--- flow/config.mk ---
export PLATFORM = sky130hd
export DESIGN_NAME = sig_16_hw
export DESIGN_NICKNAME = sig_16_hw
export VERILOG_FILES = /design/flow/design.v
export SDC_FILE = /design/flow/constraint.sdc
export NUM_CORES = 4
export LEC_CHECK = 0
export ABC_AREA = 1
export CAP_MARGIN = 20
export CORE_MARGIN = 2
export CORE_UTILIZATION = 72
export CTS_CLUSTER_DIAMETER = 52
export SETUP_SLACK_MARGIN = 1.41
export SLEW_MARGIN = 20
--- flow/constraint.sdc ---
create_clock -name core_clock -period 4.77 [get_ports {clk}]
set_input_delay 0.9540 -clock core_clock [delete_from_list [all_inputs] [get_ports {clk}]]
set_output_delay 0.9540 -clock core_clock [all_outputs]
set_load 0.01 [all_outputs]
--- flow/design.v ---
module sig_16_hw #(parameter K=16,DWIDTH=32,EXPONENT_WIDTH=8, BIAS=8'd127)(input [DWIDTH-1:0] x_in,input clk,start,rst,output reg valid, output [DWIDTH-1:0] y_out);
wire [EXPONENT_WIDTH-1:0] exp_wo_bias,exp_wo_bias_1st;									
wire [K-1:0] c_out;
wire [DWIDTH-1:0] rm_data,rm_pos_1,rm_neg_1;
wire [9:0] cmp_ip,c1_in2,c2_in2,c3_in2,c4_in2,c5_in2,c6_in2,c7_in2,c8_in2,c9_in2,c10_in2,c11_in2,c12_in2,c13_in2,c14_in2,c15_in2,c16_in2;			 
wire cmp_op;
reg x_gre_3,x_neg_pos,x_sp_case,x_sp_case_2nd;
reg x_neg_pos_1st,x_neg_pos_2nd;
reg x_gre_3_2nd;
reg ip_adder_ready;
wire x_gre_3_1st;
wire [$clog2(K)-1:0] pe_addr;
wire [1:0] sp_addr;
wire sp_case;
wire [DWIDTH-1:0] sp_data,rm_neg_calculate_data,rm_neg_data;
wire [EXPONENT_WIDTH+4:0] cmp_ip_1st;
wire [DWIDTH-1:0] rm_neg_05,rm_pos_05;
wire valid_sub_1st,valid_sub_2nd;
reg start_ip;
reg [DWIDTH-1:0] x;
parameter IDLE_WAIT=3'd0,START=3'd1,ADD_WAIT=3'd2,WAIT_1=3'd3,WAIT_2=3'd4,DONE=3'd5;
reg [2:0] present_state, next_state;
wire adder_rst;
assign exp_wo_bias_1st= (x[DWIDTH-2:DWIDTH-EXPONENT_WIDTH-1] - BIAS);							 
assign exp_wo_bias= exp_wo_bias_1st[EXPONENT_WIDTH-1]?(~(exp_wo_bias_1st)+1'b1):(exp_wo_bias_1st);		
assign cmp_ip_1st= exp_wo_bias_1st[EXPONENT_WIDTH-1]?({3'b000,{1'b1,x[DWIDTH-EXPONENT_WIDTH-2:DWIDTH-EXPONENT_WIDTH-11]}>>exp_wo_bias}):(({3'b001,x[DWIDTH-EXPONENT_WIDTH-2:DWIDTH-EXPONENT_WIDTH-11]})<<exp_wo_bias);																																																												  
assign cmp_ip = cmp_ip_1st[EXPONENT_WIDTH+4:3];
assign rm_pos_1=32'b00111111100000000000000000000000;
assign rm_neg_1=32'b00000000000000000000000000000000;
assign rm_neg_05=32'b10111111000000000000000000000000;  
assign rm_pos_05=32'b00111111000000000000000000000000;  
assign y_out=(valid)?(x_sp_case)?sp_data:(x_neg_pos)?(~x_gre_3)?rm_neg_data:rm_neg_1:(~x_gre_3)?rm_data:rm_pos_1:32'h00000000;	 
assign c1_in2 = 10'b0000100101;		 
assign c2_in2 = 10'b0001001010;		 
assign c3_in2 = 10'b0001110000;		 
assign c4_in2 = 10'b0010010101;		 
assign c5_in2 = 10'b0010111011;		 
assign c6_in2 = 10'b0011100000;		 
assign c7_in2 = 10'b0100000110;		 
assign c8_in2 = 10'b0100101011;		 
assign c9_in2 = 10'b0101010001;		 
assign c10_in2 = 10'b0101110111;	 
assign c11_in2 = 10'b0110011110;	 
assign c12_in2 = 10'b0111000101;	 
assign c13_in2 = 10'b0111101101;	 
assign c14_in2 = 10'b1000010111;	 
assign c15_in2 = 10'b1001000110;	 
assign c16_in2 = 10'b1010000000;	 
single_float_adder #(.DWIDTH(DWIDTH),.EXPONENT_WIDTH(EXPONENT_WIDTH),.BIAS(BIAS)) subtractor_neg_1st(.a(rm_data[DWIDTH-1:0]),.b(rm_neg_05),.clk(clk),.rst(adder_rst),.ip_ready(ip_adder_ready),.sum(rm_neg_calculate_data),.valid(valid_sub_1st));
single_float_adder #(.DWIDTH(DWIDTH),.EXPONENT_WIDTH(EXPONENT_WIDTH),.BIAS(BIAS)) subtractor_neg_2nd(.a(rm_pos_05),.b({1'b1,rm_neg_calculate_data[DWIDTH-2:0]}),.clk(clk),.rst(adder_rst),.ip_ready(valid_sub_1st),.sum(rm_neg_data),.valid(valid_sub_2nd));
special_cases #(.DWIDTH(DWIDTH),.EXPONENT_WIDTH(EXPONENT_WIDTH),.K_CLUSTER(K)) sp (.sp_case_in(x),.exp_wo_bias_1st(exp_wo_bias_1st),.exp_wo_bias(exp_wo_bias),.sp_case_clk(clk),.sp_case(sp_case),.sp_case_addr(sp_addr),.x_gre_3(x_gre_3_1st));
comparator #(.CWIDTH(10)) c1 (.c_in1(cmp_ip),.c_in2(c1_in2),.c_clk(clk),.c_rst(rst),.c_out(c_out[0]));
comparator #(.CWIDTH(10)) c2 (.c_in1(cmp_ip),.c_in2(c2_in2),.c_clk(clk),.c_rst(rst),.c_out(c_out[1]));		 
comparator #(.CWIDTH(10)) c3 (.c_in1(cmp_ip),.c_in2(c3_in2),.c_clk(clk),.c_rst(rst),.c_out(c_out[2]));
comparator #(.CWIDTH(10)) c4 (.c_in1(cmp_ip),.c_in2(c4_in2),.c_clk(clk),.c_rst(rst),.c_out(c_out[3]));
comparator #(.CWIDTH(10)) c5 (.c_in1(cmp_ip),.c_in2(c5_in2),.c_clk(clk),.c_rst(rst),.c_out(c_out[4]));
comparator #(.CWIDTH(10)) c6 (.c_in1(cmp_ip),.c_in2(c6_in2),.c_clk(clk),.c_rst(rst),.c_out(c_out[5]));
comparator #(.CWIDTH(10)) c7 (.c_in1(cmp_ip),.c_in2(c7_in2),.c_clk(clk),.c_rst(rst),.c_out(c_out[6]));
comparator #(.CWIDTH(10)) c8 (.c_in1(cmp_ip),.c_in2(c8_in2),.c_clk(clk),.c_rst(rst),.c_out(c_out[7]));
comparator #(.CWIDTH(10)) c9 (.c_in1(cmp_ip),.c_in2(c9_in2),.c_clk(clk),.c_rst(rst),.c_out(c_out[8]));
comparator #(.CWIDTH(10)) c10 (.c_in1(cmp_ip),.c_in2(c10_in2),.c_clk(clk),.c_rst(rst),.c_out(c_out[9]));
comparator #(.CWIDTH(10)) c11 (.c_in1(cmp_ip),.c_in2(c11_in2),.c_clk(clk),.c_rst(rst),.c_out(c_out[10]));
comparator #(.CWIDTH(10)) c12 (.c_in1(cmp_ip),.c_in2(c12_in2),.c_clk(clk),.c_rst(rst),.c_out(c_out[11]));
comparator #(.CWIDTH(10)) c13 (.c_in1(cmp_ip),.c_in2(c13_in2),.c_clk(clk),.c_rst(rst),.c_out(c_out[12]));
comparator #(.CWIDTH(10)) c14 (.c_in1(cmp_ip),.c_in2(c14_in2),.c_clk(clk),.c_rst(rst),.c_out(c_out[13]));
comparator #(.CWIDTH(10)) c15 (.c_in1(cmp_ip),.c_in2(c15_in2),.c_clk(clk),.c_rst(rst),.c_out(c_out[14]));
comparator #(.CWIDTH(10)) c16 (.c_in1(cmp_ip),.c_in2(c16_in2),.c_clk(clk),.c_rst(rst),.c_out(c_out[15]));
priority_encoder #(.K_CLUSTER(K)) pe (.pe_in(c_out),.pe_out(pe_addr));		 
mem_rom_data #(.K_CLUSTER(K),.DWIDTH(DWIDTH)) rm (.rm_addr(pe_addr),.rm_clk(clk),.rm_rst(rst),.rm_data(rm_data));		 
mem_rom_sp_case #(.K_CLUSTER(K),.DWIDTH(DWIDTH)) mrsp (.sp_addr(sp_addr),.sp_clk(clk),.sp_case(sp_case),.sp_data(sp_data));
always@(posedge clk)
begin
if(rst)
	begin start_ip<=1'b0;  end
else
	begin  start_ip<=start;
	if(start)
		x<=x_in;
	end
end
always @(posedge clk)
begin
if(rst)
	begin x_neg_pos_1st<=1'b0; end
else
	begin  x_neg_pos_1st<=x[31]; end
end
always @(posedge clk)
begin
if(rst)
	begin  x_neg_pos_2nd<=1'b0;  x_sp_case_2nd<=1'b0; x_gre_3_2nd<=1'b0; end
else
	begin  x_neg_pos_2nd<=x_neg_pos_1st;  x_sp_case_2nd<=sp_case; x_gre_3_2nd<=x_gre_3_1st;  end
end
always @(posedge clk)
begin
if(rst)
	begin x_neg_pos<=1'b0;  x_sp_case<=1'b0; x_gre_3<=1'b0; end
else
	begin x_neg_pos<=x_neg_pos_2nd; x_sp_case<=x_sp_case_2nd; x_gre_3<=x_gre_3_2nd;end
end
always@(*)
begin
if(rst)
	ip_adder_ready=1'b0;
else
	ip_adder_ready=(present_state==START && start_ip)?(x_sp_case)?0:(x_neg_pos)?(~x_gre_3)?1:0:0:0 ;
end
always @(posedge clk)
begin
if(rst)
	present_state<=0;
else
	present_state<=next_state;
end
assign adder_rst = rst | (present_state==IDLE_WAIT);	 
always @(*)
begin
	case(present_state)
	IDLE_WAIT:begin if(start_ip) begin valid=0; next_state=WAIT_1; end
					else begin valid=0; next_state=IDLE_WAIT; end
			end
	WAIT_1:begin if(!start_ip) begin valid=0; next_state=IDLE_WAIT; end
				else begin valid=0; next_state=WAIT_2; end
		end
	WAIT_2:begin if(!start_ip) begin valid=0; next_state=IDLE_WAIT; end
				else begin valid=0; next_state=START; end
		end
	START:begin if(!start_ip) begin valid=0; next_state=IDLE_WAIT; end
				else if(x_sp_case) begin valid=1; next_state=DONE; end
				else if(x_gre_3) begin valid=1; next_state=DONE; end
				else if(!x_neg_pos) begin valid=1; next_state=DONE; end
				else begin valid=0; next_state=ADD_WAIT; end
		end
	ADD_WAIT:begin if(!start_ip) begin valid=0; next_state=IDLE_WAIT; end
			else if(valid_sub_2nd)begin valid=1; next_state=DONE; end
			else begin valid=0; next_state=ADD_WAIT; end
		end
	DONE:begin if(!start_ip) begin valid=0; next_state=IDLE_WAIT; end
			else begin valid=0; next_state=DONE; end
		end
	default:begin valid=0; next_state=IDLE_WAIT; end
	endcase
end
endmodule
module comparator #(parameter CWIDTH=6)(input [CWIDTH-1:0] c_in1,c_in2, input c_clk,c_rst, output reg c_out);
always @ (posedge c_clk)
begin
if(c_rst)
	c_out <= 0;
else if(c_in1<c_in2)						 
	c_out <= 1;
else
	c_out <= 0;
end
endmodule
module priority_encoder #(parameter K_CLUSTER=4)(input [K_CLUSTER-1:0] pe_in, output reg [$clog2(K_CLUSTER)-1:0] pe_out);
always@(*)
begin
casex(pe_in)
	16'bxxxxxxxxxxxxxxx1: pe_out=4'b0000;
	16'bxxxxxxxxxxxxxx10: pe_out=4'b0001;					 
	16'bxxxxxxxxxxxxx100: pe_out=4'b0010;
	16'bxxxxxxxxxxxx1000: pe_out=4'b0011;
	16'bxxxxxxxxxxx10000: pe_out=4'b0100;	
	16'bxxxxxxxxxx100000: pe_out=4'b0101;
	16'bxxxxxxxxx1000000: pe_out=4'b0110;
	16'bxxxxxxxx10000000: pe_out=4'b0111;
	16'bxxxxxxx100000000: pe_out=4'b1000;
	16'bxxxxxx1000000000: pe_out=4'b1001;
	16'bxxxxx10000000000: pe_out=4'b1010;
	16'bxxxx100000000000: pe_out=4'b1011;
	16'bxxx1000000000000: pe_out=4'b1100;
	16'bxx10000000000000: pe_out=4'b1101;
	16'bx100000000000000: pe_out=4'b1110;
	16'b1000000000000000: pe_out=4'b1111;
	default: pe_out=4'b1111;
endcase
end
endmodule
module mem_rom_data #(parameter K_CLUSTER=4,DWIDTH=32)(input [$clog2(K_CLUSTER)-1:0] rm_addr, input rm_clk, rm_rst, output reg [DWIDTH-1:0] rm_data);
	always @(posedge rm_clk)
	begin
	if(rm_rst)
		rm_data <= 0;
	else
		case(rm_addr)
			4'b0000: rm_data<=32'b00111111000010010101010010101110;	 
			4'b0001: rm_data<=32'b00111111000110111001100100011001;	 
			4'b0010: rm_data<=32'b00111111001011001100000001001101;	 
			4'b0011: rm_data<=32'b00111111001111000011111000101001;	 
			4'b0100: rm_data<=32'b00111111010010011100000101100000;	 
			4'b0101: rm_data<=32'b00111111010101010011000101000100;	 
			4'b0110: rm_data<=32'b00111111010111101010000111110000;	 
			4'b0111: rm_data<=32'b00111111011001100100001111001001;	 
			4'b1000: rm_data<=32'b00111111011011000101010010111110;  
			4'b1001: rm_data<=32'b00111111011100010001011000000000;  
			4'b1010: rm_data<=32'b00111111011101001100010101111000;  
			4'b1011: rm_data<=32'b00111111011101111001101100001010;  
			4'b1100: rm_data<=32'b00111111011110011100011110101001;  
			4'b1101: rm_data<=32'b00111111011110110111010100110001;  
			4'b1110: rm_data<=32'b00111111011111001100011010001000;  
			4'b1111: rm_data<=32'b00111111011111011101011101101100;  
		endcase
	end
endmodule
module special_cases #(parameter DWIDTH=32,EXPONENT_WIDTH=8,K_CLUSTER=4)(input [DWIDTH-1:0] sp_case_in,input [EXPONENT_WIDTH-1:0] exp_wo_bias,exp_wo_bias_1st,input sp_case_clk, output reg [1:0] sp_case_addr, output reg sp_case,x_gre_3);
always@(posedge sp_case_clk)
begin
if(sp_case_in[DWIDTH-2:DWIDTH-EXPONENT_WIDTH-1]==0 && sp_case_in[DWIDTH-EXPONENT_WIDTH-2:0]==0)
	begin
	x_gre_3<=0;
	sp_case<=1; 							 
	sp_case_addr<=2'b00;
	end
else if(sp_case_in[DWIDTH-2:DWIDTH-EXPONENT_WIDTH-1]==255 && sp_case_in[DWIDTH-EXPONENT_WIDTH-2:0]==0 && sp_case_in[DWIDTH-1]==0)
	begin
	x_gre_3<=0;
	sp_case<=1;							 
	sp_case_addr<=2'b01;
	end
else if(sp_case_in[DWIDTH-2:DWIDTH-EXPONENT_WIDTH-1]==255 && sp_case_in[DWIDTH-EXPONENT_WIDTH-2:0]==0 && sp_case_in[DWIDTH-1]==1)
	begin
	x_gre_3<=0;
	sp_case<=1;							 
	sp_case_addr<=2'b10;
	end
else if(sp_case_in[DWIDTH-2:DWIDTH-EXPONENT_WIDTH-1]==0 && sp_case_in[DWIDTH-EXPONENT_WIDTH-2:0]!=0)	
	begin
	x_gre_3<=0;
	sp_case<=1;							 
	sp_case_addr<=2'b00;
	end
else if(sp_case_in[DWIDTH-2:DWIDTH-EXPONENT_WIDTH-1]==255 && sp_case_in[DWIDTH-EXPONENT_WIDTH-2:0]!=0)
	begin
	x_gre_3<=0;
	sp_case<=1;							 
	sp_case_addr<=2'b11;
	end	
else if(exp_wo_bias_1st[EXPONENT_WIDTH-1]==1)
	begin
	x_gre_3<=0;
	sp_case<=0;
	sp_case_addr<=2'b00;
	end
else if(exp_wo_bias==2 && sp_case_in[DWIDTH-EXPONENT_WIDTH-2:0]>=2097152  || exp_wo_bias>=3)	 
	begin																	 
	x_gre_3<=1;
	sp_case<=0;
	sp_case_addr<=2'b00;
	end
else 
	begin
	x_gre_3<=0;
	sp_case<=0;
	sp_case_addr<=2'b00;
	end
end
endmodule
module mem_rom_sp_case #(parameter K_CLUSTER=4,DWIDTH=32)(input [1:0] sp_addr, input sp_clk, sp_case, output reg [DWIDTH-1:0] sp_data);
	always @(posedge sp_clk)
	begin
	if(!sp_case)
		sp_data <= 0;						 
	else
		case(sp_addr)
			2'b00: sp_data<=32'b00111111000000000000000000000000;				 
			2'b01: sp_data<=32'b00111111100000000000000000000000;				 
			2'b10: sp_data<=32'b00000000000000000000000000000000;				 
			2'b11: sp_data<=32'h7fc00000;				 
		endcase
	end
endmodule
module single_float_adder #(parameter DWIDTH=32,EXPONENT_WIDTH=8,BIAS=8'd127)(input [DWIDTH-1:0]a,b,input ip_ready,rst,clk,output reg valid, output [DWIDTH-1:0]sum);
reg a_sign,b_sign;
reg [EXPONENT_WIDTH-1:0] a_exp,b_exp;
reg [DWIDTH-EXPONENT_WIDTH-1:0] a_mantissa,b_mantissa;	 
reg [EXPONENT_WIDTH:0] sub_exp;
reg [EXPONENT_WIDTH-1:0] abs_diff;
reg [DWIDTH-EXPONENT_WIDTH:0] sum_mantissa_add_sub;					
reg [DWIDTH-EXPONENT_WIDTH-1:0] a_mantissa_shift,b_mantissa_shift;	 
reg final_sign,next_sign;															
reg [EXPONENT_WIDTH-1:0] final_exp,next_exp;
reg [DWIDTH-EXPONENT_WIDTH:0] final_mantissa,next_mantissa;
reg valid_sig;
reg [1:0] PS,NS;
parameter IDLE=2'b00;
parameter ADD=2'b01;
parameter NORMALIZE=2'b10;
wire sub_borrow,sum_carry;
assign sum= {final_sign,final_exp,final_mantissa[22:0]};
assign sub_borrow = sum_mantissa_add_sub[24] & (a_sign ^ b_sign);	 
assign sum_carry = final_mantissa[24] & !(a_sign^b_sign);
always@(posedge clk)
begin
	if(PS==IDLE)
		begin
		a_sign<=a[DWIDTH-1];
		b_sign<=b[DWIDTH-1];
		a_exp<=a[DWIDTH-2:DWIDTH-EXPONENT_WIDTH-1];			 
		b_exp<=b[DWIDTH-2:DWIDTH-EXPONENT_WIDTH-1];
		a_mantissa<={1'b1,a[DWIDTH-EXPONENT_WIDTH-2:0]};
		b_mantissa<={1'b1,b[DWIDTH-EXPONENT_WIDTH-2:0]};
		end
end
always@(posedge clk)
begin
	if(rst)
		begin
			final_exp<=0;
			final_sign<=0;
			final_mantissa<=0;
			valid<=0;
			PS<= 0;
		end
	else
		begin
			PS<=NS;
			final_exp<= next_exp;
			final_sign <= next_sign;
			final_mantissa<= next_mantissa;
			valid <= valid_sig;
		end
end
always @(*)
begin
sub_exp=0;
abs_diff=0;
a_mantissa_shift=0;
b_mantissa_shift=0;
next_exp=0;
sum_mantissa_add_sub=0;
next_mantissa=0;
next_sign=0;
valid_sig=0;
NS=IDLE;
case(PS)
IDLE:begin
		valid_sig=0;
		NS=(ip_ready)?ADD:IDLE;
	end
ADD:begin
		sub_exp =  a_exp-b_exp;				 
		abs_diff = sub_exp[EXPONENT_WIDTH]?~(sub_exp[EXPONENT_WIDTH-1:0])+1'b1:sub_exp[EXPONENT_WIDTH-1:0];	 
		a_mantissa_shift = sub_exp[EXPONENT_WIDTH]?a_mantissa >> abs_diff: a_mantissa;		 
		b_mantissa_shift = sub_exp[EXPONENT_WIDTH]?b_mantissa : b_mantissa >> abs_diff;
		next_exp = sub_exp[EXPONENT_WIDTH] ? b_exp:a_exp;			 
		sum_mantissa_add_sub=!(a_sign^b_sign)?a_mantissa_shift+b_mantissa_shift:(a_sign)?b_mantissa_shift-a_mantissa_shift:(b_sign)?a_mantissa_shift-b_mantissa_shift:0;  
		next_mantissa=(sub_borrow) ? ~(sum_mantissa_add_sub)+1'b1 : sum_mantissa_add_sub;	 
		next_sign = ((a_sign & b_sign) || sub_borrow);	 
		valid_sig=0;
		NS=NORMALIZE;
	end
NORMALIZE:begin
			next_exp= final_mantissa[23]? final_exp:(sum_carry)? final_exp+1'b1:final_exp-1'b1;
			next_mantissa=final_mantissa[23]?final_mantissa:(sum_carry)?final_mantissa>>1:final_mantissa<<1;
			valid_sig=final_mantissa[23]?1:0;
			NS = final_mantissa[23]?IDLE:NORMALIZE;
		end
default:begin
		valid_sig=0;
		NS=IDLE;
	end
endcase
end
endmodule
--- flow/run.sh ---
#!/bin/bash
# the make line also repeats each setting of config.mk as NAME=value (left out here)
make -C /OpenROAD-flow-scripts/flow DESIGN_CONFIG=/design/flow/config.mk WORK_HOME=/design/flow/orfs CLKGATE_MAP_FILE= finish
==> results of run 1 <==
[metal layers]
metal  GRT overflow  GRT usage [%]
met5              0           27.7
met1              0           72.0
met3              1           58.2
met2              3           91.0
met4              8           69.4
[timing repair]
item,4_1_cts
endpoints found under the setup margin,102
resized,222
cloned,8
pin swaps,46
setup buffers,42
[metrics by stage]
step / cell area (um^2) / hold slack [ns] / setup WS (ns)
after floorplan: 15600 / 0.388 / -0.0900
after global placement: 17400 / 0.395 / -0.173
after detailed placement: 17400 / 0.401 / -0.460
after CTS: 19300 / 0.392 / -0.441
==> impl_metrics.ini, run 1 <==
; generated from flow reports
[run_status]
stop_stage = global routing
error_message = [ERROR GRT-0232] Routing congestion too high. Check the congestion heatmap in the GUI.
run_status = stopped before the end

[floorplanning]
chipWidth_um = 151
fp.coreArea_mm2 = 0.0211
fp_util_pct = 73.5
die_y_extent_um = 151
die_ar_mm2 = 0.0227
pin_count = 68
num_rows = 53

[clocking]
cts_made_buffers = 25
cts-hold-fix-buffers = 0
cts_max_path_buffers = 3
cts-htree-levels = 1
clock_tree.root_cell = sky130_fd_sc_hd__clkbuf_16
numClockSinks = 220

[synth]
synthesis.yosys.warnings = 7
yosysTopAreaCell = sky130_fd_sc_hd__dfxtp_1
ys_cells = 2297
commonest_cells_in_the_netlist = 600 x sky130_fd_sc_hd__nand2_1, 274 x sky130_fd_sc_hd__nor2_1, 263 x sky130_fd_sc_hd__nand3_1
seq_area_frac_synth_pct = 34.0
postSynth.asyncResetShare_pct = 0
enable_flop_cells = 87
synthesis_stage_register_bit_count = 220
post_synthesis_cell_area_mm2 = 0.0155
synth_simple_gate_area_share_pct = 38.0
most_common_cell = sky130_fd_sc_hd__nand2_1
area_leader_share_pct = 17.2
netlist_top_cells_area = sky130_fd_sc_hd__dfxtp_1 17%, sky130_fd_sc_hd__edfxtp_1 17%, sky130_fd_sc_hd__nand2_1 15%, sky130_fd_sc_hd__nand3_1 8.5%, sky130_fd_sc_hd__nor2_1 6.6%
synth-compound-area-share_pct = 12.3
synth_xor_xnor_area_share_pct = 2.98
synthCells = 2297
ys_chip_area_mm2 = 0.0155
top_logic_kind = simple AND/OR/NAND/NOR gates
yosys.cell_types.count = 61
mux_share_pct = 0
ff_type = sky130_fd_sc_hd__dfxtp_1
syn_area_per_cell_um2 = 6.75
adder_share_synth_pct = 4.21

[global_route]
grt-ovfl-total = 12
grt_use_total_pct = 72.8

[placed_design]
gpl.final_weighted_congestion = 1.03
total_instance_count_after_detailed_placement = 2707
buffer_ports.inserted = 67
post-dp-hpwl_mm = 35.1
==> run 2, diff against run 1 <==
- CORE_UTILIZATION: 72 -> 68
- CTS_CLUSTER_DIAMETER: 52 -> default
- PLACE_DENSITY: default -> 0.6
- SETUP_SLACK_MARGIN: 1.41 -> default
- clock period: 4.77 -> 7.15 ns (I/O delays scaled with it)
==> impl_metrics.ini, run 2 <==
; synthesis and place-and-route metrics
[synth]
ys_chip_area_mm2 = 0.0155
synthesis.yosys.warnings = 7
top_logic_kind = simple AND/OR/NAND/NOR gates
ys_cells = 2297
syn_area_per_cell_um2 = 6.75
synthCells = 2297
postSynth.asyncResetShare_pct = 0
yosys.cell_types.count = 61
yosysTopAreaCell = sky130_fd_sc_hd__dfxtp_1
synth-compound-area-share_pct = 12.3
mux_share_pct = 0
netlist_top_cells_area = sky130_fd_sc_hd__dfxtp_1 17%, sky130_fd_sc_hd__edfxtp_1 17%, sky130_fd_sc_hd__nand2_1 15%, sky130_fd_sc_hd__nand3_1 8.5%, sky130_fd_sc_hd__nor2_1 6.6%
post_synthesis_cell_area_mm2 = 0.0155
area_leader_share_pct = 17.2
enable_flop_cells = 87
most_common_cell = sky130_fd_sc_hd__nand2_1
seq_area_frac_synth_pct = 34.0
synth_xor_xnor_area_share_pct = 2.98
synth_simple_gate_area_share_pct = 38.0
adder_share_synth_pct = 4.21
commonest_cells_in_the_netlist = 600 x sky130_fd_sc_hd__nand2_1, 274 x sky130_fd_sc_hd__nor2_1, 263 x sky130_fd_sc_hd__nand3_1
ff_type = sky130_fd_sc_hd__dfxtp_1
synthesis_stage_register_bit_count = 220

[placed_design]
buffer_ports.inserted = 67
post_dp_cell_area_mm2 = 0.0163
post-place-ws_ns = 1.10
gpl.final_weighted_congestion = 0.977
post-dp-hpwl_mm = 34.0

[clocking]
cts_made_buffers = 23
cts-htree-levels = 1
cts.clk_slew.worst_paths_ns = 0.06
cts_resized = 0
clock.latency.late_pin_ns = 0.53
cts-hold-fix-buffers = 0
numClockSinks = 220
tritoncts = built
clock_tree.root_cell = sky130_fd_sc_hd__clkbuf_16
cts.repair_timing.setup_buffer_count = 0
cts_max_path_buffers = 3

[power_and_ir_drop]
total_leakage_power_nw = 7.81
power.internal_mw = 2.39
power_leader = sequential cells
powerSeq_mw = 1.48
power_density_mw_per_mm2 = 202
maximum_resistive_drop_on_vdd_uv = 203
sw_frac_of_total_pct = 30.7
clock_power_share_pct = 37.0
pwr.group.clock_mw = 1.28
seq_power_share_pct = 42.8
netSwitchingPower_mw = 1.06
power.combinational.total_mw = 0.697
combPwrFrac_pct = 20.2

[floorplanning]
chipWidth_um = 155
die_ar_mm2 = 0.0240
fp.coreArea_mm2 = 0.0225
die_y_extent_um = 155
fp_util_pct = 68.9
num_rows = 55
pin_count = 68

[final_layout]
area.growth.synth_to_final_pct = 10.1
final_core_utilization_pct = 75.9
layout.area.comb_mm2 = 0.00896
area.sequential_mm2 = 0.00528
layout.cell_area.non_filler_mm2 = 0.0171
final_nets = 2411
layout.filler_cells = 1701

[final_timing]
timing.final.crit_share_pct = 88.0
worst_slew_pin_slew_ns = 1.10
final_hold_viol_count = 0
fin_tns_setup_ns = 0
layout_setup_ws_ns = 0.858
maxSlewHeadroom_pct = 26.4
report.final.setup_viol = 0
max_freq_ghz = 0.159
final.min_clock_period_ns = 6.29
timing.final.max_slew_violations = 0
rsz0062_at_grt = no
fin_worst_skew_ns = 0.0165

[global_route]
grt_start_max_net_pins = 65
grt_pass1_vias = 15300
grt_use_total_pct = 38.4
number_of_antenna_violations_at_the_first_check_in_global_routing = 0
grt_first_pass_wirelength_mm = 75.1
grt-ovfl-total = 0

[hold_path]
min-delay-start = x_neg_pos_1st
hold_path_depth = 2
timing.hold.worst.class = reg -> reg
min_delay_worst_endpoint = x_neg_pos_2nd

[detailed_routing]
antenna-diode-count = 0
route.detailed.vias_per_inst = 6.19
detailedRoute.firstPassIterationCount = 8
wl_per_cell_um = 17.8
drt_iter0_markers = 1931
dr_total_vias = 16300
drtAntennaViolNets = 0
drc = 0
route.final.wire_length_mm = 46.8

[setup_path]
reg2reg_from = subtractor_neg_2nd.b_exp[0]
crit_path_max_fanout = 30
rr_worst_depth = 40
crit_path_start_kind = flop
critical_path_arrival_ns = 6.70
crit_path_max_incr_delay_ns = 0.43
cpMaxStageDelayCell = sky130_fd_sc_hd__edfxtp_1
critical_path_s_top_delay_family = simple AND/OR/NAND/NOR gates
critical_path_required_ns = 7.56
critPathMostFrequentCell = sky130_fd_sc_hd__nand2_1
r2r-end = subtractor_neg_2nd.final_mantissa[20]
crit_buf_inv = 5
regToRegSetupSlack_ns = 0.86
end_kind = flop
timing.critical_path.to = subtractor_neg_2nd.final_mantissa[20]
critPathKind = reg -> reg
crit_path_start = subtractor_neg_2nd.b_exp[0]
cp.depth = 40

[run]
log.warning_count = 39
timing.max_cap.violations = 0

[run_status]
run_status = no timing/DRC/antenna violations
run 2: area by class of cell:
class                   instances  share of cell area (%)
inverters                     232                    5.16
clock buffers                  31                    3.66
well taps                     285                    2.09
multi-input cells            1764                    52.5
flip-flops and latches        220                    30.9
repair buffers                 84                    4.68
clock inverters                11                    1.03
run 2: metal layers:
metal  wire length (um)  vias to the layer above  share of wire (%)  global-route usage [%]
met3               3340                      223                7.1                    4.07
li1                   -                     7649                  -                       -
met1              17800                     7476                 38                    46.0
met2              22900                      908                 49                    68.5
met4               2790                        0                6.0                    19.6
met5                  0                        -                  0                       0
run 2: through the flow:
| stage | hold WS, ns | std cells | power [mW] |
|---|---|---|---|
| final | 0.411 | 2627 | 3.45 |
| after global routing | 0.434 | 2627 | 3.57 |
| after CTS | 0.413 | 2627 | 3.42 |
| after detailed placement | 0.406 | 2585 | 2.16 |
| after global placement | 0.395 | 2585 | 2.13 |
| after floorplan | 0.388 | 2303 | 1.97 |
==> run 3, diff against run 2 <==
- ABC_AREA: 1 -> default
- CAP_MARGIN: 20 -> 35
- CELL_PAD_IN_SITES_DETAIL_PLACEMENT: default -> 2
- CORE_UTILIZATION: 68 -> 40
- clock period: 7.15 -> 10.0 ns (I/O delays scaled with it)
==> impl_metrics.ini, run 3 <==
; synthesis and place-and-route metrics
[power_and_ir_drop]
power.combinational.total_mw = 0.394
total_leakage_power_nw = 6.05
power_density_mw_per_mm2 = 139
power.internal_mw = 1.65
seq_power_share_pct = 42.6
pwr.group.clock_mw = 0.989
netSwitchingPower_mw = 0.764
clock_power_share_pct = 41.0
maximum_resistive_drop_on_vdd_uv = 190
combPwrFrac_pct = 16.3
powerSeq_mw = 1.03
power_leader = sequential cells
design_power_total_mw = 2.41
sw_frac_of_total_pct = 31.7

[setup_path]
critical_path_s_top_delay_family = AND-OR/OR-AND gates
crit_path_cell_trace = buf_4 > clkinv_1 > ha_1 > buf_8 > nor2_1 > o31a_1 > o21ai_2 > a21oi_1 > o22ai_1 > a22oi_1 > o21ai_0 > a221oi_1 > ha_1 > nor2b_1 > o2111ai_1 > a21oi_1 > or2_2 > a211oi_1 > o211ai_1 > nor3_1 > a41oi_2 > xnor2_1 > o32ai_2
timing.critical_path.to = subtractor_neg_2nd.final_mantissa[22]
crit_path_start = subtractor_neg_2nd.b_exp[0]
cpMaxStageDelayCell = sky130_fd_sc_hd__ha_1
crit_buf_inv = 3
crit_path_max_fanout = 43
r2r-end = subtractor_neg_2nd.final_mantissa[22]
cp.depth = 23
rr_worst_depth = 23
crit_path_max_incr_delay_ns = 0.63
reg2reg_from = subtractor_neg_2nd.b_exp[0]
critical_path_arrival_ns = 8.15
end_kind = flop
regToRegSetupSlack_ns = 2.34
critPathKind = reg -> reg
critical_path_required_ns = 10.49
crit_path_start_kind = flop

[floorplanning]
fp_util_pct = 40.8
die_ar_mm2 = 0.0402
chipWidth_um = 200
num_rows = 71
fp.coreArea_mm2 = 0.0378
die_y_extent_um = 200
pin_count = 68

[clocking]
numClockSinks = 220
cts.clk_slew.worst_paths_ns = 0.07
cts-htree-levels = 1
cts_max_path_buffers = 3
clock_tree.root_cell = sky130_fd_sc_hd__clkbuf_16
cts-hold-fix-buffers = 0
cts_made_buffers = 25
tritoncts = built
clock.latency.late_pin_ns = 0.59
cts_resized = 0
cts.repair_timing.setup_buffer_count = 0

[final_timing]
rsz0062_at_grt = no
maxSlewHeadroom_pct = 38.5
timing.final.max_slew_violations = 0
report.final.setup_viol = 0
timing.final.crit_share_pct = 76.6
fin_tns_setup_ns = 0
worst_slew_pin_slew_ns = 0.915
final_hold_viol_count = 0
max_freq_ghz = 0.131
fin_worst_skew_ns = 0.0536
final.min_clock_period_ns = 7.66
layout_setup_ws_ns = 2.34

[synth]
area_leader_share_pct = 17.3
synthesis.yosys.warnings = 7
ff_type = sky130_fd_sc_hd__dfxtp_1
synth_simple_gate_area_share_pct = 20.9
yosys.cell_types.count = 99
top_logic_kind = AND-OR/OR-AND gates
enable_flop_cells = 87
synth_xor_xnor_area_share_pct = 4.48
adder_share_synth_pct = 4.23
yosysTopAreaCell = sky130_fd_sc_hd__dfxtp_1
netlist_top_cells_area = sky130_fd_sc_hd__dfxtp_1 17%, sky130_fd_sc_hd__edfxtp_1 17%, sky130_fd_sc_hd__a21oi_1 4.7%, sky130_fd_sc_hd__o21ai_0 4.4%, sky130_fd_sc_hd__mux2i_1 4.2%
synth-compound-area-share_pct = 26.5
commonest_cells_in_the_netlist = 164 x sky130_fd_sc_hd__nor2_1, 147 x sky130_fd_sc_hd__nand2_1, 145 x sky130_fd_sc_hd__a21oi_1
postSynth.asyncResetShare_pct = 0
most_common_cell = sky130_fd_sc_hd__nor2_1
post_synthesis_cell_area_mm2 = 0.0154
synthesis_stage_register_bit_count = 220
ys_cells = 1860
syn_area_per_cell_um2 = 8.30
synthCells = 1860
seq_area_frac_synth_pct = 34.2
mux_share_pct = 5.29
ys_chip_area_mm2 = 0.0154

[detailed_routing]
route.detailed.vias_per_inst = 6.80
antenna-diode-count = 0
drc = 0
detailedRoute.firstPassIterationCount = 5
dr_total_vias = 16300
wl_per_cell_um = 30.9
drtAntennaViolNets = 0
route.final.wire_length_mm = 74.1
drt_iter0_markers = 1355

[hold_path]
timing.hold.worst.class = reg -> reg
min_delay_worst_endpoint = subtractor_neg_2nd.b_mantissa[9]
min-delay-start = subtractor_neg_1st.final_mantissa[9]
hold_path_depth = 0

[global_route]
grt-ovfl-total = 0
grt_pass1_vias = 17700
number_of_antenna_violations_at_the_first_check_in_global_routing = 1
grt_use_total_pct = 35.5
grt_first_pass_wirelength_mm = 112
grt_start_max_net_pins = 50

[placed_design]
post-dp-hpwl_mm = 49.9
gpl.final_weighted_congestion = 0.953
post-place-ws_ns = 2.21
post_dp_cell_area_mm2 = 0.0165
buffer_ports.inserted = 67

[final_layout]
layout.cell_area.non_filler_mm2 = 0.0174
area.growth.synth_to_final_pct = 12.7
layout.filler_cells = 4226
final_nets = 1957

[run]
log.warning_count = 37
timing.max_cap.violations = 0

[run_status]
run_status = no timing/DRC/antenna violations
run 3: final cells by class:
class,count,area (um^2),share of cell area (%)
repair buffers,94,916,5.27
clock inverters,18,193,1.11
clock buffers,28,637,3.66
multi-input cells,1476,9530,54.8
flip-flops and latches,220,5280,30.3
well taps,511,639,3.68
inverters,54,203,1.17
run 3: stage by stage:
step | hold WS (ns) | utilization [%] | instances
CTS | 0.447 | 45.8 | 2396
global route | 0.444 | 46.0 | 2401
global placement | 0.409 | 43.5 | 2347
detailed placement | 0.441 | 43.6 | 2350
floorplan | 0.400 | - | 1866
finish | 0.452 | 46.0 | 2401
run 3: metal layers:
layer  routed length [um]  vias to the layer above  global-route usage, %
met3                 4030                      300                   4.50
met1                27800                     8287                   40.5
li1                     -                     6931                      -
met5                   13                        -                      0
met4                 5020                        2                   21.6
met2                37200                      807                   63.5
==> run 4, diff against run 3 <==
- ABC_AREA: default -> 1
- CAP_MARGIN: 35 -> 20
- CELL_PAD_IN_SITES_DETAIL_PLACEMENT: 2 -> default
- CORE_UTILIZATION: 40 -> 70
- PLACE_DENSITY: 0.6 -> default
- SETUP_SLACK_MARGIN: default -> 1.42
- clock period: 10.0 -> 4.77 ns (I/O delays scaled with it)
==> impl_metrics.ini, run 4 <==
; generated from flow reports
[floorplanning]
num_rows = 54
die_ar_mm2 = 0.0234
die_y_extent_um = 153
fp.coreArea_mm2 = 0.0218
pin_count = 68
fp_util_pct = 71.3
chipWidth_um = 153

[clocking]
clock_tree.root_cell = sky130_fd_sc_hd__clkbuf_16
cts_made_buffers = 23
cts-hold-fix-buffers = 0
cts_max_path_buffers = 3
cts-htree-levels = 1
numClockSinks = 220

[placed_design]
post_dp_cell_area_mm2 = 0.0174
post-dp-hpwl_mm = 35.0
buffer_ports.inserted = 67
gpl.final_weighted_congestion = 0.965
total_instance_count_after_detailed_placement = 2720

[synth]
synth_xor_xnor_area_share_pct = 2.98
ys_cells = 2297
synth_simple_gate_area_share_pct = 38.0
ff_type = sky130_fd_sc_hd__dfxtp_1
area_leader_share_pct = 17.2
yosys.cell_types.count = 61
seq_area_frac_synth_pct = 34.0
synth-compound-area-share_pct = 12.3
ys_chip_area_mm2 = 0.0155
adder_share_synth_pct = 4.21
netlist_top_cells_area = sky130_fd_sc_hd__dfxtp_1 17%, sky130_fd_sc_hd__edfxtp_1 17%, sky130_fd_sc_hd__nand2_1 15%, sky130_fd_sc_hd__nand3_1 8.5%, sky130_fd_sc_hd__nor2_1 6.6%
top_logic_kind = simple AND/OR/NAND/NOR gates
mux_share_pct = 0
postSynth.asyncResetShare_pct = 0
enable_flop_cells = 87
synthesis.yosys.warnings = 7
most_common_cell = sky130_fd_sc_hd__nand2_1
commonest_cells_in_the_netlist = 600 x sky130_fd_sc_hd__nand2_1, 274 x sky130_fd_sc_hd__nor2_1, 263 x sky130_fd_sc_hd__nand3_1
synthCells = 2297
synthesis_stage_register_bit_count = 220
post_synthesis_cell_area_mm2 = 0.0155
yosysTopAreaCell = sky130_fd_sc_hd__dfxtp_1
syn_area_per_cell_um2 = 6.75

[run_status]
run_status = stopped before the end
stop_stage = global routing
error_message = [ERROR GRT-0232] Routing congestion too high. Check the congestion heatmap in the GUI.

[global_route]
grt-ovfl-total = 1908
grt_use_total_pct = 99.8
run 4: timing repair:
action / in CTS
pin swaps: 53
setup buffers: 60
endpoints found under the setup margin: 88
gates cloned: 10
resized: 273
run 4: metal layers:
layer / global-route usage, % / GRT overflow
met1: 89.5 / 21
met2: 129 / 1426
met3: 77.4 / 21
met4: 112 / 438
met5: 42.0 / 2
run 4: metrics by stage:
stage / setup TNS [ns] / worst slack, ns / power, mW
4_1_cts: -6.11 / -0.372 / 5.13
3_5_place_dp: -7.31 / -0.451 / 3.23
2_1_floorplan: -0.308 / -0.0900 / 2.95
3_3_place_gp: -1.63 / -0.202 / 3.19
==> run 5, diff against run 4 <==
- ABC_AREA: 1 -> default
- CORE_UTILIZATION: 70 -> 30
- PLACE_DENSITY: default -> 0.6
- SETUP_SLACK_MARGIN: 1.42 -> default
- clock period: 4.77 -> 7.91 ns (I/O delays scaled with it)
==> impl_metrics.ini, run 5 <==
; synthesis and place-and-route metrics
[run_status]
run_status = no timing/DRC/antenna violations

[setup_path]
rr_worst_depth = 24
crit_path_start_kind = flop
timing.critical_path.to = subtractor_neg_2nd.final_mantissa[17]
cp.depth = 24
cpMaxStageDelayCell = sky130_fd_sc_hd__xnor2_2
crit_buf_inv = 4
crit_path_max_fanout = 30
critical_path_arrival_ns = 7.03
reg2reg_from = subtractor_neg_2nd.b_exp[0]
critPathKind = reg -> reg
critPathMostFrequentCell = sky130_fd_sc_hd__a21oi_1
crit_path_start = subtractor_neg_2nd.b_exp[0]
crit_path_cell_trace = clkinv_1 > ha_1 > buf_4 > xnor2_2 > buf_4 > mux2i_1 > a21oi_1 > a21oi_1 > a2bb2oi_1 > o21ai_0 > a22o_1 > ha_1 > inv_1 > fa_1 > a21o_1 > a221o_1 > a21oi_1 > nor3b_1 > a311oi_1 > or2_1 > nor4_2 > a21o_1 > xnor2_1 > o21ai_1
end_kind = flop
crit_path_max_incr_delay_ns = 0.69
critical_path_s_top_delay_family = AND-OR/OR-AND gates
regToRegSetupSlack_ns = 1.27
r2r-end = subtractor_neg_2nd.final_mantissa[17]
critical_path_required_ns = 8.29

[power_and_ir_drop]
maximum_resistive_drop_on_vdd_uv = 131
power_density_mw_per_mm2 = 166
netSwitchingPower_mw = 0.775
powerSeq_mw = 1.28
total_leakage_power_nw = 6.06
clock_power_share_pct = 41.8
combPwrFrac_pct = 14.3
power.combinational.total_mw = 0.415
power_leader = sequential cells
power.internal_mw = 2.14
seq_power_share_pct = 44.0
pwr.group.clock_mw = 1.22
sw_frac_of_total_pct = 26.6

[floorplanning]
die_ar_mm2 = 0.0533
pin_count = 68
die_y_extent_um = 231
chipWidth_um = 231
fp.coreArea_mm2 = 0.0511
num_rows = 83
fp_util_pct = 30.2

[synth]
netlist_top_cells_area = sky130_fd_sc_hd__dfxtp_1 17%, sky130_fd_sc_hd__edfxtp_1 17%, sky130_fd_sc_hd__a21oi_1 4.7%, sky130_fd_sc_hd__o21ai_0 4.4%, sky130_fd_sc_hd__mux2i_1 4.2%
yosys.cell_types.count = 99
top_logic_kind = AND-OR/OR-AND gates
syn_area_per_cell_um2 = 8.30
synth_xor_xnor_area_share_pct = 4.48
ys_chip_area_mm2 = 0.0154
synthesis.yosys.warnings = 7
adder_share_synth_pct = 4.23
synth_simple_gate_area_share_pct = 20.9
ys_cells = 1860
yosysTopAreaCell = sky130_fd_sc_hd__dfxtp_1
mux_share_pct = 5.29
enable_flop_cells = 87
synthesis_stage_register_bit_count = 220
postSynth.asyncResetShare_pct = 0
synthCells = 1860
synth-compound-area-share_pct = 26.5
area_leader_share_pct = 17.3
ff_type = sky130_fd_sc_hd__dfxtp_1
commonest_cells_in_the_netlist = 164 x sky130_fd_sc_hd__nor2_1, 147 x sky130_fd_sc_hd__nand2_1, 145 x sky130_fd_sc_hd__a21oi_1
most_common_cell = sky130_fd_sc_hd__nor2_1
seq_area_frac_synth_pct = 34.2
post_synthesis_cell_area_mm2 = 0.0154

[final_timing]
maxSlewHeadroom_pct = 27.4
timing.final.max_slew_violations = 0
rsz0062_at_grt = no
final_hold_viol_count = 0
fin_tns_setup_ns = 0
timing.final.crit_share_pct = 84.0
report.final.setup_viol = 0
fin_worst_skew_ns = 0.0134
worst_slew_pin_slew_ns = 1.09
final.min_clock_period_ns = 6.64
max_freq_ghz = 0.151

[clocking]
cts_max_path_buffers = 3
cts.clk_slew.worst_paths_ns = 0.06
cts.repair_timing.setup_buffer_count = 0
tritoncts = built
cts-hold-fix-buffers = 0
cts_resized = 0
clock_tree.root_cell = sky130_fd_sc_hd__clkbuf_16
cts-htree-levels = 1
numClockSinks = 220
clock.latency.late_pin_ns = 0.53
cts_made_buffers = 25

[run]
log.warning_count = 37
timing.max_cap.violations = 0

[detailed_routing]
drt_iter0_markers = 1213
antenna-diode-count = 0
detailedRoute.firstPassIterationCount = 8
wl_per_cell_um = 19.4
route.final.wire_length_mm = 49.7
dr_total_vias = 14400
route.detailed.vias_per_inst = 5.62
drc = 0
drtAntennaViolNets = 0

[hold_path]
timing.hold.worst.class = reg -> reg
min_delay_worst_endpoint = present_state[3]
min-delay-start = present_state[1]
hold_path_depth = 1

[placed_design]
total_instance_count_after_detailed_placement = 2523
gpl.final_weighted_congestion = 0.943
post-dp-hpwl_mm = 38.4
buffer_ports.inserted = 67

[global_route]
grt_use_total_pct = 18.0
number_of_antenna_violations_at_the_first_check_in_global_routing = 0
grt_start_max_net_pins = 50
grt_first_pass_wirelength_mm = 77.3
grt_pass1_vias = 13600
grt-ovfl-total = 0

[final_layout]
area.growth.synth_to_final_pct = 14.0
final_nets = 1956
finish.cell_count_without_fillers = 2569
run 5: routing by layer:
| metal | share of wire (%) | global-route usage [%] |
|---|---|---|
| met1 | 45 | 24.3 |
| met2 | 48 | 31.0 |
| met3 | 5.0 | 1.72 |
| met4 | 2.2 | 4.29 |
| met5 | 0 | 0 |
run 5: final cells by class:
class                           count  area [um^2]
Fill cell                        5380        33500
Multi-Input combinational cell   1476         9520
Sequential cell                   220         5280
Timing Repair Buffer               93          866
Tap cell                          680          851
Clock buffer                       31          679
Inverter                           54          203
Clock inverter                     15          194
run 5: metrics by stage:
step                total power, mW  hold slack, ns  utilization [%]  area, um^2  worst slack, ns
floorplan                      1.59           0.400                -       15500             2.25
global placement               1.71           0.410             32.7       16700             1.42
detailed placement             1.72           0.413             32.7       16700             1.38
CTS                            2.94           0.426             34.4       17600             1.34
global route                   3.03           0.439             34.4       17600            0.770
finish                         2.91           0.424             34.4       17600             1.27
==> run 6, diff against run 5 <==
- ABC_AREA: default -> 1
- CORE_UTILIZATION: 30 -> 70
- HOLD_SLACK_MARGIN: default -> -0.09
- MAX_ROUTING_LAYER: default -> met4
- SETUP_SLACK_MARGIN: default -> -0.27
- clock period: 7.91 -> 5.15 ns (I/O delays scaled with it)
==> impl_metrics.ini, run 6 <==
; synthesis and place-and-route metrics
[detailed_routing]
detail_route.wirelength.met1_mm = 17.6
route.detailed.vias_per_inst = 6.25
wl_per_cell_um = 18.5
drc = 0
dr_total_vias = 16900
routed-wl-met3_mm = 4.55
route.final.wire_length_mm = 50.2
detailedRoute.firstPassIterationCount = 6
drtAntennaViolNets = 0
drt_iter0_markers = 1918
dr_wl_met2_mm = 24.3
antenna-diode-count = 0
routed.top_layer = met4

[hold_path]
timing.hold.worst.class = reg -> reg
min-delay-start = sp.x_gre_3
hold_path_depth = 2
min_delay_worst_endpoint = x_gre_3_2nd

[power_and_ir_drop]
powerSeq_mw = 2.06
seq_power_share_pct = 44.2
power_leader = sequential cells
total_leakage_power_nw = 8.31
maximum_resistive_drop_on_vdd_uv = 389
design_power_total_mw = 4.66
clock_power_share_pct = 35.4
power.internal_mw = 3.19
power.combinational.total_mw = 0.951
power_density_mw_per_mm2 = 256
netSwitchingPower_mw = 1.47
sw_frac_of_total_pct = 31.6
combPwrFrac_pct = 20.4
pwr.group.clock_mw = 1.65

[run_status]
run_status = finished with violations
violatedChecks = negative setup slack

[final_timing]
fin_worst_skew_ns = 0.0412
final.min_clock_period_ns = 5.59
report.final.setup_viol = 23
rsz0062_at_grt = yes
layout_setup_ws_ns = -0.439
timing.final.crit_share_pct = 109
timing.final.max_slew_violations = 0
max_freq_ghz = 0.179
maxSlewHeadroom_pct = 25.6
worst_slew_pin_slew_ns = 1.11
final_hold_viol_count = 0

[floorplanning]
chipWidth_um = 153
num_rows = 54
fp_util_pct = 71.3
die_ar_mm2 = 0.0234
pin_count = 68
fp.coreArea_mm2 = 0.0218
die_y_extent_um = 153

[clocking]
tritoncts = built
cts.clk_slew.worst_paths_ns = 0.08
clock.latency.late_pin_ns = 0.55
clock_tree.root_cell = sky130_fd_sc_hd__clkbuf_16
cts_max_path_buffers = 3
cts_made_buffers = 22
cts-htree-levels = 1
numClockSinks = 220

[setup_path]
crit_buf_inv = 5
critical_path_arrival_ns = 5.99
cp.depth = 38
reg2reg_from = subtractor_neg_2nd.b_exp[0]
crit_path_max_incr_delay_ns = 0.49
timing.critical_path.to = subtractor_neg_2nd.final_mantissa[21]
critical_path_required_ns = 5.55
regToRegSetupSlack_ns = -0.44
critPathMostFrequentCell = sky130_fd_sc_hd__nand2_1
crit_path_start_kind = flop
critical_path_s_top_delay_family = simple AND/OR/NAND/NOR gates
crit_path_max_fanout = 18
critPathKind = reg -> reg
end_kind = flop
r2r-end = subtractor_neg_2nd.final_mantissa[21]
rr_worst_depth = 38
cpMaxStageDelayCell = sky130_fd_sc_hd__edfxtp_1
crit_path_start = subtractor_neg_2nd.b_exp[0]

[synth]
adder_share_synth_pct = 4.21
yosys.cell_types.count = 61
ys_cells = 2297
commonest_cells_in_the_netlist = 600 x sky130_fd_sc_hd__nand2_1, 274 x sky130_fd_sc_hd__nor2_1, 263 x sky130_fd_sc_hd__nand3_1
synth-compound-area-share_pct = 12.3
post_synthesis_cell_area_mm2 = 0.0155
postSynth.asyncResetShare_pct = 0
mux_share_pct = 0
area_leader_share_pct = 17.2
synthesis_stage_register_bit_count = 220
synthesis.yosys.warnings = 7
synth_simple_gate_area_share_pct = 38.0
syn_area_per_cell_um2 = 6.75
top_logic_kind = simple AND/OR/NAND/NOR gates
seq_area_frac_synth_pct = 34.0
ys_chip_area_mm2 = 0.0155
synthCells = 2297
ff_type = sky130_fd_sc_hd__dfxtp_1
synth_xor_xnor_area_share_pct = 2.98
netlist_top_cells_area = sky130_fd_sc_hd__dfxtp_1 17%, sky130_fd_sc_hd__edfxtp_1 17%, sky130_fd_sc_hd__nand2_1 15%, sky130_fd_sc_hd__nand3_1 8.5%, sky130_fd_sc_hd__nor2_1 6.6%
yosysTopAreaCell = sky130_fd_sc_hd__dfxtp_1
most_common_cell = sky130_fd_sc_hd__nand2_1
enable_flop_cells = 87

[run]
timing.max_cap.violations = 0
log.warning_count = 40

[placed_design]
post-place-ws_ns = -0.282
gpl.final_weighted_congestion = 1.02
buffer_ports.inserted = 67
post_dp_cell_area_mm2 = 0.0168
post-dp-hpwl_mm = 34.5

[global_route]
grt-ovfl-total = 0
number_of_antenna_violations_at_the_first_check_in_global_routing = 0
grt_use_total_pct = 40.3
grt_pass1_vias = 15500
grt_first_pass_wirelength_mm = 75.4
grt_start_max_net_pins = 67

[final_layout]
layout.cell_area.non_filler_mm2 = 0.0182
area.growth.synth_to_final_pct = 17.6
final_nets = 2497
[run 6: repair_timing]
item	CTS	global route
hold endpoints to repair	0	0
endpoints found under the setup margin	4	24
gates resized	3	118
setup buffers	1	19
gates cloned	0	3
pin swaps	2	37
hold buffers	0	0
[run 6: final cells by class]
type / count / area [um^2]
multi-input cells: 1764 / 9430
fillers: 1393 / 3520
inverters: 232 / 886
clock inverters: 9 / 78.8
well taps: 280 / 350
repair buffers: 171 / 1530
clock buffers: 31 / 678
flip-flops and latches: 220 / 5280
[run 6: per-layer routing]
| layer | vias up | track usage (%) |
|---|---|---|
| met4 | 0 | 23.3 |
| met1 | 7694 | 45.3 |
| met5 | - | - |
| li1 | 7812 | - |
| met3 | 301 | 5.02 |
| met2 | 1124 | 69.2 |
[run 6: metrics by stage]
step | setup TNS, ns | hold WS (ns) | std cells | util [%]
after floorplan | -1.14 | 0.388 | 2303 | -
after global placement | 0 | 0.401 | 2645 | 77.1
after detailed placement | -2.08 | 0.403 | 2645 | 77.1
after CTS | -1.66 | 0.431 | 2686 | 80.6
after global routing | -14.69 | 0.459 | 2707 | 83.8
final | -6.13 | 0.436 | 2707 | 83.8
==> run 7, diff against run 6 <==
- CORE_UTILIZATION: 70 -> 64
- HOLD_SLACK_MARGIN: -0.09 -> default
- MAX_ROUTING_LAYER: met4 -> default
- SETUP_SLACK_MARGIN: -0.27 -> default
- clock period: 5.15 -> 5.93 ns (I/O delays scaled with it)
==> impl_metrics.ini, run 7 <==
; synthesis and place-and-route metrics
[synth]
synth_simple_gate_area_share_pct = 38.0
mux_share_pct = 0
ys_chip_area_mm2 = 0.0155
ys_cells = 2297
synth-compound-area-share_pct = 12.3
netlist_top_cells_area = sky130_fd_sc_hd__dfxtp_1 17%, sky130_fd_sc_hd__edfxtp_1 17%, sky130_fd_sc_hd__nand2_1 15%, sky130_fd_sc_hd__nand3_1 8.5%, sky130_fd_sc_hd__nor2_1 6.6%
postSynth.asyncResetShare_pct = 0
synth_xor_xnor_area_share_pct = 2.98
yosys.cell_types.count = 61
synthesis_stage_register_bit_count = 220
synthesis.yosys.warnings = 7
adder_share_synth_pct = 4.21
synthCells = 2297
most_common_cell = sky130_fd_sc_hd__nand2_1
seq_area_frac_synth_pct = 34.0
syn_area_per_cell_um2 = 6.75
post_synthesis_cell_area_mm2 = 0.0155
yosysTopAreaCell = sky130_fd_sc_hd__dfxtp_1
top_logic_kind = simple AND/OR/NAND/NOR gates
enable_flop_cells = 87
area_leader_share_pct = 17.2
ff_type = sky130_fd_sc_hd__dfxtp_1
commonest_cells_in_the_netlist = 600 x sky130_fd_sc_hd__nand2_1, 274 x sky130_fd_sc_hd__nor2_1, 263 x sky130_fd_sc_hd__nand3_1

[global_route]
grt-ovfl-total = 0
grt_first_pass_wirelength_mm = 72.6
grt_start_max_net_pins = 70
grt_use_total_pct = 34.4
number_of_antenna_violations_at_the_first_check_in_global_routing = 0
grt_pass1_vias = 14800

[clocking]
cts_max_path_buffers = 3
cts-htree-levels = 1
clock_tree.root_cell = sky130_fd_sc_hd__clkbuf_16
cts_made_buffers = 24
numClockSinks = 220
clock.latency.late_pin_ns = 0.53
cts-hold-fix-buffers = 0
cts.clk_slew.worst_paths_ns = 0.06
tritoncts = built

[setup_path]
timing.critical_path.to = subtractor_neg_2nd.final_mantissa[19]
rr_worst_depth = 34
crit_path_max_fanout = 15
r2r-end = subtractor_neg_2nd.final_mantissa[19]
reg2reg_from = subtractor_neg_2nd.b_exp[1]
critPathMostFrequentCell = sky130_fd_sc_hd__nand2_1
cp.depth = 34
crit_path_start_kind = flop
cpMaxStageDelayCell = sky130_fd_sc_hd__edfxtp_1
crit_buf_inv = 3
critical_path_arrival_ns = 5.92
crit_path_start = subtractor_neg_2nd.b_exp[1]
regToRegSetupSlack_ns = 0.42
critical_path_required_ns = 6.34
critical_path_s_top_delay_family = simple AND/OR/NAND/NOR gates
critPathKind = reg -> reg
crit_path_max_incr_delay_ns = 0.53
end_kind = flop

[detailed_routing]
drtAntennaViolNets = 0
route.final.wire_length_mm = 45.0
drc = 0
antenna-diode-count = 0
drt_iter0_markers = 1832
dr_total_vias = 15800
detailedRoute.firstPassIterationCount = 8
route.detailed.vias_per_inst = 5.91
wl_per_cell_um = 16.9

[power_and_ir_drop]
total_leakage_power_nw = 7.86
design_power_total_mw = 4.05
maximum_resistive_drop_on_vdd_uv = 223
sw_frac_of_total_pct = 30.9
power.internal_mw = 2.80
powerSeq_mw = 1.78
netSwitchingPower_mw = 1.25
seq_power_share_pct = 43.9
pwr.group.clock_mw = 1.45
power.combinational.total_mw = 0.829
clock_power_share_pct = 35.7
power_leader = sequential cells
combPwrFrac_pct = 20.4
power_density_mw_per_mm2 = 234

[final_timing]
final_hold_viol_count = 0
timing.final.crit_share_pct = 92.9
max_freq_ghz = 0.182
maxSlewHeadroom_pct = 25.1
timing.final.max_slew_violations = 0
final_layout_worst_hold_slack_ns = 0.407
report.final.setup_viol = 0
fin_tns_setup_ns = 0
final.min_clock_period_ns = 5.51
fin_worst_skew_ns = 0.0143
worst_slew_pin_slew_ns = 1.12

[run]
log.warning_count = 39
timing.max_cap.violations = 0

[hold_path]
hold_path_depth = 2
min-delay-start = present_state[1]
timing.hold.worst.class = reg -> reg
min_delay_worst_endpoint = present_state[3]

[run_status]
run_status = no timing/DRC/antenna violations

[placed_design]
post-dp-hpwl_mm = 33.6
post_dp_cell_area_mm2 = 0.0163
buffer_ports.inserted = 67
gpl.final_weighted_congestion = 0.964

[floorplanning]
num_rows = 56
pin_count = 68
die_y_extent_um = 160
chipWidth_um = 160
fp_util_pct = 65.7
die_ar_mm2 = 0.0255
fp.coreArea_mm2 = 0.0236

[final_layout]
layout.filler_cells = 1914
layout.cell_area.non_filler_mm2 = 0.0173
area.growth.synth_to_final_pct = 11.6
final_nets = 2422
==> run 7: metrics by stage <==
| stage | cells | worst slack [ns] | util, % |
|---|---|---|---|
| 6_report | 2673 | 0.423 | 73.3 |
| 3_3_place_gp | 2624 | 0.425 | 69.2 |
| 4_1_cts | 2668 | 0.131 | 72.5 |
| 5_1_grt | 2673 | -0.109 | 73.3 |
| 3_5_place_dp | 2624 | 0.177 | 69.2 |
| 2_1_floorplan | 2303 | 0.584 | - |
==> run 7: cell type report <==
cell class,instances,area (um^2),area share (%)
Sequential cell,220,5280,30.5
Timing Repair Buffer,93,903,5.22
Inverter,232,881,5.09
Tap cell,319,399,2.31
Multi-Input combinational cell,1765,9060,52.4
Clock inverter,10,111,0.643
Clock buffer,34,671,3.88
==> run 7: repair_timing <==
| action | CTS | global route |
|---|---|---|
| gates resized | 0 | 26 |
| endpoints found under the setup margin | 0 | 22 |
| buffers inserted | 0 | 3 |
==> run 7: routing by layer <==
metal  global-route usage (%)  up-vias  wire length, um
met5                        0        -                0
met4                     17.2        0             2430
met3                     4.47      162             2820
met2                     61.3      727            22300
met1                     40.9     7243            17500
li1                         -     7676                -
==> run 8, diff against run 7 <==
- ABC_AREA: 1 -> default
- CAP_MARGIN: 20 -> 30
- CELL_PAD_IN_SITES_GLOBAL_PLACEMENT: default -> 3
- CORE_UTILIZATION: 64 -> 23
- MIN_ROUTING_LAYER: default -> met1
- PLACE_DENSITY: 0.6 -> default
- SETUP_SLACK_MARGIN: default -> -0.73
- SLEW_MARGIN: 20 -> 30
- TNS_END_PERCENT: default -> 85
- clock period: 5.93 -> 9.55 ns (I/O delays scaled with it)
==> impl_metrics.ini, run 8 <==
; synthesis and place-and-route metrics
[final_timing]
final_hold_viol_count = 0
fin_tns_setup_ns = 0
fin_worst_skew_ns = 0.0204
report.final.setup_viol = 0
timing.final.max_slew_violations = 0
worst_slew_pin_slew_ns = 0.970
maxSlewHeadroom_pct = 34.9
final.min_clock_period_ns = 7.87
rsz0062_at_grt = no
max_freq_ghz = 0.127
layout_setup_ws_ns = 1.68
timing.final.crit_share_pct = 82.4

[synth]
post_synthesis_cell_area_mm2 = 0.0154
synthesis_stage_register_bit_count = 220
synth_simple_gate_area_share_pct = 20.9
adder_share_synth_pct = 4.23
yosys.cell_types.count = 99
postSynth.asyncResetShare_pct = 0
top_logic_kind = AND-OR/OR-AND gates
mux_share_pct = 5.29
ys_cells = 1860
yosysTopAreaCell = sky130_fd_sc_hd__dfxtp_1
enable_flop_cells = 87
area_leader_share_pct = 17.3
ff_type = sky130_fd_sc_hd__dfxtp_1
synth_xor_xnor_area_share_pct = 4.48
most_common_cell = sky130_fd_sc_hd__nor2_1
netlist_top_cells_area = sky130_fd_sc_hd__dfxtp_1 17%, sky130_fd_sc_hd__edfxtp_1 17%, sky130_fd_sc_hd__a21oi_1 4.7%, sky130_fd_sc_hd__o21ai_0 4.4%, sky130_fd_sc_hd__mux2i_1 4.2%
synth-compound-area-share_pct = 26.5
commonest_cells_in_the_netlist = 164 x sky130_fd_sc_hd__nor2_1, 147 x sky130_fd_sc_hd__nand2_1, 145 x sky130_fd_sc_hd__a21oi_1
syn_area_per_cell_um2 = 8.30
synthesis.yosys.warnings = 7
ys_chip_area_mm2 = 0.0154
seq_area_frac_synth_pct = 34.2
synthCells = 1860

[hold_path]
timing.hold.worst.class = reg -> reg
min_delay_worst_endpoint = present_state[3]
hold_path_depth = 1
min-delay-start = present_state[1]

[power_and_ir_drop]
netSwitchingPower_mw = 0.705
total_leakage_power_nw = 6.07
powerSeq_mw = 1.07
pwr.group.clock_mw = 1.08
clock_power_share_pct = 43.2
power.internal_mw = 1.80
sw_frac_of_total_pct = 28.1
combPwrFrac_pct = 14.1
power_leader = clock
power.combinational.total_mw = 0.354
maximum_resistive_drop_on_vdd_uv = 126
power_density_mw_per_mm2 = 140
seq_power_share_pct = 42.7

[placed_design]
buffer_ports.inserted = 67
gpl.final_weighted_congestion = 0.851
post-dp-hpwl_mm = 46.0
post-place-ws_ns = 1.74
total_instance_count_after_detailed_placement = 2702

[detailed_routing]
route.final.wire_length_mm = 58.8
detailedRoute.firstPassIterationCount = 7
drc = 0
route.detailed.vias_per_inst = 5.16
antenna-diode-count = 0
wl_per_cell_um = 21.4
dr_total_vias = 14200
drtAntennaViolNets = 0
drt_iter0_markers = 950

[run]
log.warning_count = 37
timing.max_cap.violations = 0

[setup_path]
crit_path_start_kind = flop
critPathKind = reg -> reg
reg2reg_from = subtractor_neg_2nd.b_exp[0]
cpMaxStageDelayCell = sky130_fd_sc_hd__a211oi_1
crit_path_max_incr_delay_ns = 0.76
timing.critical_path.to = subtractor_neg_2nd.final_mantissa[20]
crit_path_max_fanout = 43
crit_buf_inv = 2
r2r-end = subtractor_neg_2nd.final_mantissa[20]
end_kind = flop
critical_path_arrival_ns = 8.30
critical_path_required_ns = 9.98
rr_worst_depth = 23
regToRegSetupSlack_ns = 1.68
crit_path_cell_trace = buf_4 > ha_1 > nand3_1 > o21a_1 > nor2_1 > xnor2_2 > buf_4 > mux2i_1 > a21oi_1 > a22oi_1 > o21ai_0 > a221oi_1 > ha_1 > nor2b_1 > o2111ai_1 > a21oi_1 > a221o_1 > a211oi_1 > a311oi_1 > and2_1 > a31oi_1 > xor2_1 > o21ai_1
crit_path_start = subtractor_neg_2nd.b_exp[0]
cp.depth = 23
critical_path_s_top_delay_family = AND-OR/OR-AND gates

[global_route]
grt_pass1_vias = 13800
grt_first_pass_wirelength_mm = 88.3
grt.met3_usage_pct = 1.69
busiest_layer = met2
grt_start_max_net_pins = 50
globalRouteMet1Util_pct = 20.9
number_of_antenna_violations_at_the_first_check_in_global_routing = 0
grt-ovfl-total = 0
grt_met2_use_pct = 28.7
grt_use_total_pct = 16.4

[clocking]
cts_resized = 0
clock_tree.root_cell = sky130_fd_sc_hd__clkbuf_16
numClockSinks = 220
tritoncts = built
cts.clk_slew.worst_paths_ns = 0.06
cts-htree-levels = 1
clock.latency.late_pin_ns = 0.57
cts_made_buffers = 27
cts.repair_timing.setup_buffer_count = 0
cts_max_path_buffers = 3
cts-hold-fix-buffers = 0

[floorplanning]
chipWidth_um = 263
fp.coreArea_mm2 = 0.0661
die_y_extent_um = 263
pin_count = 68
num_rows = 94
die_ar_mm2 = 0.0692
fp_util_pct = 23.3

[final_layout]
final_nets = 1953
finish.cell_count_without_fillers = 2750
area.growth.synth_to_final_pct = 15.8

[run_status]
run_status = no timing/DRC/antenna violations
## run 8: cell type report
class | count | area (um^2)
clock inverter | 15 | 188
inverter | 54 | 203
sequential | 220 | 5280
timing repair buffer | 88 | 828
fill | 7207 | 48200
clock buffer | 33 | 751
multi-input combinational | 1476 | 9540
tap | 864 | 1080
## run 8: through the flow
step | area, um^2 | hold WS [ns] | power [mW] | utilization, %
after floorplan | 15500 | 0.400 | 1.32 | -
after global placement | 16900 | 0.410 | 1.45 | 25.6
after detailed placement | 16900 | 0.412 | 1.45 | 25.6
after CTS | 17900 | 0.426 | 2.55 | 27.0
after global routing | 17900 | 0.437 | 2.62 | 27.0
final | 17900 | 0.425 | 2.51 | 27.0
## run 8: metal layers
layer,vias to the layer above,wire length [um]
met5,-,0
met4,0,1880
met3,87,1730
met2,263,28900
met1,6907,26300
li1,6934,-
No activity file was given, so power comes from the tool's default toggle rates.
